run A:
==> flow/design.v (excerpt) <==
module ALU(
    input logic CLK,
    input logic RST,
    input logic ACT,
    input logic[3:0]  OP,
    input logic[1:0]  MOVI,
    input logic[31:0] REG_A,
    input logic[31:0] REG_B,
    input logic[31:0] MEM,
    input logic[31:0] IMM,
    output logic[31:0] DATA,
    output logic       RDY,
    output logic       VLD
);
clock: 10.5 ns
lec_check: 0
abc_area: 1
cap_margin: 10
cell_pad_in_sites_detail_placement: 1
core_aspect_ratio: 0.94
core_margin: 2
core_utilization: 40
gpl_timing_driven: 1
place_density_lb_addon: 0.12
slew_margin: 40
tns_end_percent: 25
run.sh (not shown) runs the stock make flow with config.mk's settings and CLKGATE_MAP_FILE=.
The following lists how run B was set up differently from run A:
- a deleted PLACE_DENSITY_LB_ADDON that had been 0.12
- a deleted CORE_ASPECT_RATIO that had been 0.94
- an added SETUP_SLACK_MARGIN of 3.09
- a change of SLEW_MARGIN from 40 to 20
- an added CTS_CLUSTER_DIAMETER of 135
- a change of TNS_END_PERCENT from 25 to 70
- a deleted CELL_PAD_IN_SITES_DETAIL_PLACEMENT that had been 1
- a deleted ABC_AREA that had been 1
- a deleted GPL_TIMING_DRIVEN that had been 1
- a change of CAP_MARGIN from 10 to 20
## What came out
Compare run B and run A | smallest hold slack higher: run B
Comparing run B and run A, the lower total standard cell area after synthesis is on run B.
Compared with run A, in run B total of buffers placed on input and output ports now sits at about the same level; summed standard-cell area reported by yosys went down by 3700 um2.
Compared with run A, in run B wire length went down by about 4%, final cell count decreased 1151.
Changes in run C relative to run B:
- clearing CTS_CLUSTER_DIAMETER, which used to be 135
- swapping 3.09 for -0.92 in SETUP_SLACK_MARGIN
- putting CTS_CLUSTER_SIZE at 13 where nothing was set
- swapping 70 for 5 in TNS_END_PERCENT
### Flow results
- FAIL: run C; every other run in run B and run C is clean
- Utilization ended up 4.5 points lower on run C than on run B.
- Across both runs, area used by multi-input combinational logic was lower for run C than for run B.
- On clock edge transition at the registers on the reported setup and hold paths, run B and run C are neck and neck.
- The final reports for run C and run B show worst hold margin lower in the former.
- NOTE final cell count run B->run C decreased slightly
- Diff run B -> run C: post-route clock period utilization shows an increase of 9.0 points; filler cell count shows an increase of 7.6%; fmax shows a reduction of about 9%.
Modified inputs, run D compared to run C
- CORE_UTILIZATION: 40 -> 58
- CTS_CLUSTER_DIAMETER: unset -> 153
- ABC_AREA: unset -> 1
- CTS_CLUSTER_SIZE: 13 -> 30
- SETUP_SLACK_MARGIN: -0.92 -> unset
- PLACE_DENSITY: unset -> 0.43
--- outcome ---
Run D ended with every stage complete and zero timing, DRC or antenna violations.
On first-iteration DRC count: run D sits above run C.
Diff run C..run D | portion of the layout cell area used by clock cells | negligible
Detailed route, run D vs run C: via total higher for run D
Against run C, wire length of the first global-routing pass in run D rose slightly.
Delta (run D minus run C): sequential share of layout area did not really move; highest attainable clock frequency increased 3.6%.
Compared with run C, run D shows a final weighted congestion in routability-driven placement that is about 5% higher.
The count of standard-cell rows in run D is 0.860 times that in run C.
Setup slack ends up higher on run D.
Run D gives more via count of the first global-routing pass than run C did.

job 9145:
The RTL this note starts from:
==> flow/design.v <==
module ALU(
    input logic CLK,
    input logic RST,
    input logic ACT,
    input logic[3:0]  OP,
    input logic[1:0]  MOVI,
    input logic[31:0] REG_A,
    input logic[31:0] REG_B,
    input logic[31:0] MEM,
    input logic[31:0] IMM,
    output logic[31:0] DATA,
    output logic       RDY,
    output logic       VLD
);
    typedef enum logic [1:0] {
        INIT,
        FIRST_STAGE,
        MUL_FIRST_STAGE,
        MUL_SECOND_STAGE
    } state_type;
    state_type state_curr;
    state_type state_next;
    logic[31:0] operand_A;
    logic[31:0] operand_B;
    logic[31:0] norm_res;
    logic[31:0] norm_reg;
    logic[63:0] mult_res;
    logic       mult_req;
    always_comb begin
        case (state_curr)
            INIT:
                if (ACT) begin
                    if (mult_req)
                        state_next = MUL_FIRST_STAGE;
                    else
                        state_next = FIRST_STAGE;
                end else
                     state_next = INIT;
            FIRST_STAGE:      state_next = INIT;
            MUL_FIRST_STAGE:  state_next = MUL_SECOND_STAGE;
            MUL_SECOND_STAGE: state_next = INIT;
        endcase
    end
    always_ff @(posedge CLK) begin
        if (RST) begin
            state_curr  <= INIT;
        end else begin
            state_curr <= state_next;
            if (state_next == MUL_FIRST_STAGE)
                mult_res <= operand_A * operand_B;
            if (state_next == FIRST_STAGE)
                norm_reg <= norm_res;
        end
    end
    always_comb begin
        case (state_curr)
            INIT:             DATA = 32'b0;
            FIRST_STAGE:      DATA = norm_reg;
            MUL_FIRST_STAGE:  DATA = mult_res[31:0];
            MUL_SECOND_STAGE: DATA = mult_res[63:32];
        endcase
    end
    assign operand_A = REG_A;
    assign VLD = (state_curr != INIT) & ~RST;
    assign RDY = state_curr == INIT;
    always_comb begin
        case (MOVI)
            2'b00:   operand_B = REG_B;
            2'b01:   operand_B = MEM;
            2'b10:   operand_B = IMM;
            default: operand_B = '0;
        endcase
    end
    always_comb begin
        norm_res = 32'b0;
        mult_req = 0;
        if (RDY) begin
            case (OP)
                4'b0000: norm_res = operand_A + operand_B;             
                4'b0001: norm_res = operand_A - operand_B;             
                4'b0010: mult_req = 1;                                 
                4'b0011: norm_res = {1'b0, operand_B[31:1]};           
                4'b0100: norm_res = {operand_B[30:0], 1'b0};           
                4'b0101: norm_res = {operand_B[0], operand_B[31:1]};   
                4'b0110: norm_res = {operand_B[30:0], operand_B[31]};  
                4'b0111: norm_res = ~operand_B;                        
                4'b1000: norm_res = operand_A & operand_B;             
                4'b1001: norm_res = operand_A | operand_B;             
                4'b1010: norm_res = operand_A ^ operand_B;             
                4'b1011: norm_res = ~(operand_A & operand_B);          
                4'b1100: norm_res = ~(operand_A | operand_B);          
                4'b1101: norm_res = ~(operand_A ^ operand_B);          
                4'b1110: norm_res = operand_B + 1;                     
                4'b1111: norm_res = operand_B - 1;                     
            endcase
        end
    end
endmodule
==> flow/config.mk <==
export PLATFORM = sky130hd
export DESIGN_NAME = ALU
export DESIGN_NICKNAME = ALU
export VERILOG_FILES = /design/flow/design.v
export SDC_FILE = /design/flow/constraint.sdc
export NUM_CORES = 4
export LEC_CHECK = 0
export CAP_MARGIN = 20
export CORE_MARGIN = 2
export CORE_UTILIZATION = 70
export SLEW_MARGIN = 20
==> flow/constraint.sdc <==
create_clock -name core_clock -period 3.56 [get_ports {CLK}]
set_input_delay 0.7120 -clock core_clock [delete_from_list [all_inputs] [get_ports {CLK}]]
set_output_delay 0.7120 -clock core_clock [all_outputs]
set_load 0.01 [all_outputs]
For job 9145, the flow was terminated by a tool error in global routing and produced no final design.
[inputs] job 7899 vs job 9145
# job 9145
export LEC_CHECK = 0
export CAP_MARGIN = 20
export CORE_MARGIN = 2
export CORE_UTILIZATION = 70
export SLEW_MARGIN = 20
create_clock -name core_clock -period 3.56 [get_ports {CLK}]
# job 7899
export LEC_CHECK = 0
export CAP_MARGIN = 20
export CORE_MARGIN = 2
export CORE_UTILIZATION = 19
export SLEW_MARGIN = 20
create_clock -name core_clock -period 10.3 [get_ports {CLK}]
==> comparison <==
Job 7899 vs. job 9145: total placed cells including tap cells went up by about 25%.
The worst setup slack after placement of job 7899 was superior to that of job 9145.
On die outline height: job 7899 sits above job 9145.
Job 7899 closes out successfully: all stages finished, all timing, DRC and antenna checks passed.
Final RePlAce weighted congestion shrinks by more than 10% when moving from job 9145 to job 7899.
Input-level comparison between job 8284 and job 7899:
# job 7899
export LEC_CHECK = 0
export CAP_MARGIN = 20
export CORE_MARGIN = 2
export CORE_UTILIZATION = 19
export SLEW_MARGIN = 20
create_clock -name core_clock -period 10.3 [get_ports {CLK}]
# job 8284
export LEC_CHECK = 0
export CAP_MARGIN = 20
export CORE_MARGIN = 2
export CORE_UTILIZATION = 60
export MAX_ROUTING_LAYER = met4
export SLEW_MARGIN = 20
create_clock -name core_clock -period 8.26 [get_ports {CLK}]
The flow for job 8284 finished, though final verification flagged negative setup slack.
Comparing job 8284 and job 7899, global-route track usage on met1 is lower on job 7899.
Wire length in job 8284 vs job 7899: up 7.9%
In job 8284, detailed-routed wire length on met2 is higher than in job 7899.
[compare] base=job 7899 new=job 8284: portion of the layout cell area used by clock cells saw little to no change, clock-buffer cell count went down by 1.
Number of combinational gates with multiple inputs: job 8284 vs job 7899 identical
Antenna diode count sits higher in job 8284 than in job 7899.
For overall die height, dividing the value from job 7899 by the value from job 8284 gives 1.8.
Final clock period utilization by the worst path delta for job 8284 relative to job 7899: 20 points higher
The first-pass GRT wire length on job 8284 is in line with that on job 7899.

job 101:
RTL: the design.v shown in full above, as it stands there.
==> flow/config.mk <==
export PLATFORM = sky130hd
export DESIGN_NAME = ALU
export DESIGN_NICKNAME = ALU
export VERILOG_FILES = /design/flow/design.v
export SDC_FILE = /design/flow/constraint.sdc
export NUM_CORES = 4
export LEC_CHECK = 0
export ABC_AREA = 0
export CAP_MARGIN = 20
export CORE_MARGIN = 2
export CORE_UTILIZATION = 58
export CTS_CLUSTER_DIAMETER = 371
export GPL_TIMING_DRIVEN = 1
export MAX_ROUTING_LAYER = met4
export PLACE_DENSITY_LB_ADDON = 0.21
export SLEW_MARGIN = 20
export TNS_END_PERCENT = 40
==> flow/constraint.sdc <==
create_clock -name core_clock -period 8.32 [get_ports {CLK}]
set_input_delay 1.6640 -clock core_clock [delete_from_list [all_inputs] [get_ports {CLK}]]
set_output_delay 1.6640 -clock core_clock [all_outputs]
set_load 0.01 [all_outputs]
No crash in job 101: every stage finished, but the layout fails its final checks due to negative setup slack.
What job 102 does differently from job 101 at the input level:
- setting MIN_ROUTING_LAYER to met2 for the first time
- setting CTS_CLUSTER_SIZE to 85 for the first time
- setting CORE_ASPECT_RATIO to 1.02 for the first time
- setting GPL_ROUTABILITY_DRIVEN to 0 for the first time
- changing PLACE_DENSITY_LB_ADDON from 0.21 to 0.15
- setting CELL_PAD_IN_SITES_GLOBAL_PLACEMENT to 1 for the first time
- setting SETUP_SLACK_MARGIN to 1.04 for the first time
- changing CTS_CLUSTER_DIAMETER from 371 to 394
- changing SLEW_MARGIN from 20 to 40
- changing CORE_UTILIZATION from 58 to 40
## What came out
Number of cell instances after yosys synthesis: job 102 vs job 101 identical. Job 102 vs. job 101: placed standard-cell area went up 1.1%; post-cts gate resize count went down 64; net count entering floorplan held; number of placed cells counting well taps went up 7.1%; number of post-CTS setup repair buffers went up about 10%. Diff job 102 and job 101: total die size higher in job 102. Lower number of rows in the core area goes to job 101 over job 102. Final checks on job 101, whose flow otherwise completed, came back failing, citing negative setup slack. Job 102 did not finish; the tool stopped in 5_1_grt with error GRT-0232.
#### Input delta (job 103 over job 102)
- CTS_CLUSTER_SIZE changed from 85 to 89
- HOLD_SLACK_MARGIN newly set to -0.1
- CORE_ASPECT_RATIO removed (was 1.02)
- ABC_AREA removed (was 0)
- CELL_PAD_IN_SITES_GLOBAL_PLACEMENT removed (was 1)
- CORE_UTILIZATION changed from 40 to 65
- SLEW_MARGIN changed from 40 to 20
- PLACE_DENSITY_LB_ADDON removed (was 0.15)
- SETUP_SLACK_MARGIN removed (was 1.04)
- GPL_TIMING_DRIVEN removed (was 1)
- TNS_END_PERCENT removed (was 40)
- GPL_ROUTABILITY_DRIVEN removed (was 0)
- MIN_ROUTING_LAYER removed (was met2)
- CTS_CLUSTER_DIAMETER removed (was 394)
- the clock period (ns, I/O delays scaled along) changed from 8.32 to 8.26
Results
- The flow ended early for job 103: it failed with a tool error in 5_1_grt.
- Per the comparison of job 103 with job 102, post-cts gate resize count up 182, detailed placement HPWL down 1.6 mm.
- | fraction of the core area occupied by cells at floorplan | job 103 vs job 102 | 25 points higher |
- Per the comparison of job 103 with job 102, number of placement rows now sits lower, area enclosed by the die boundary now sits lower.
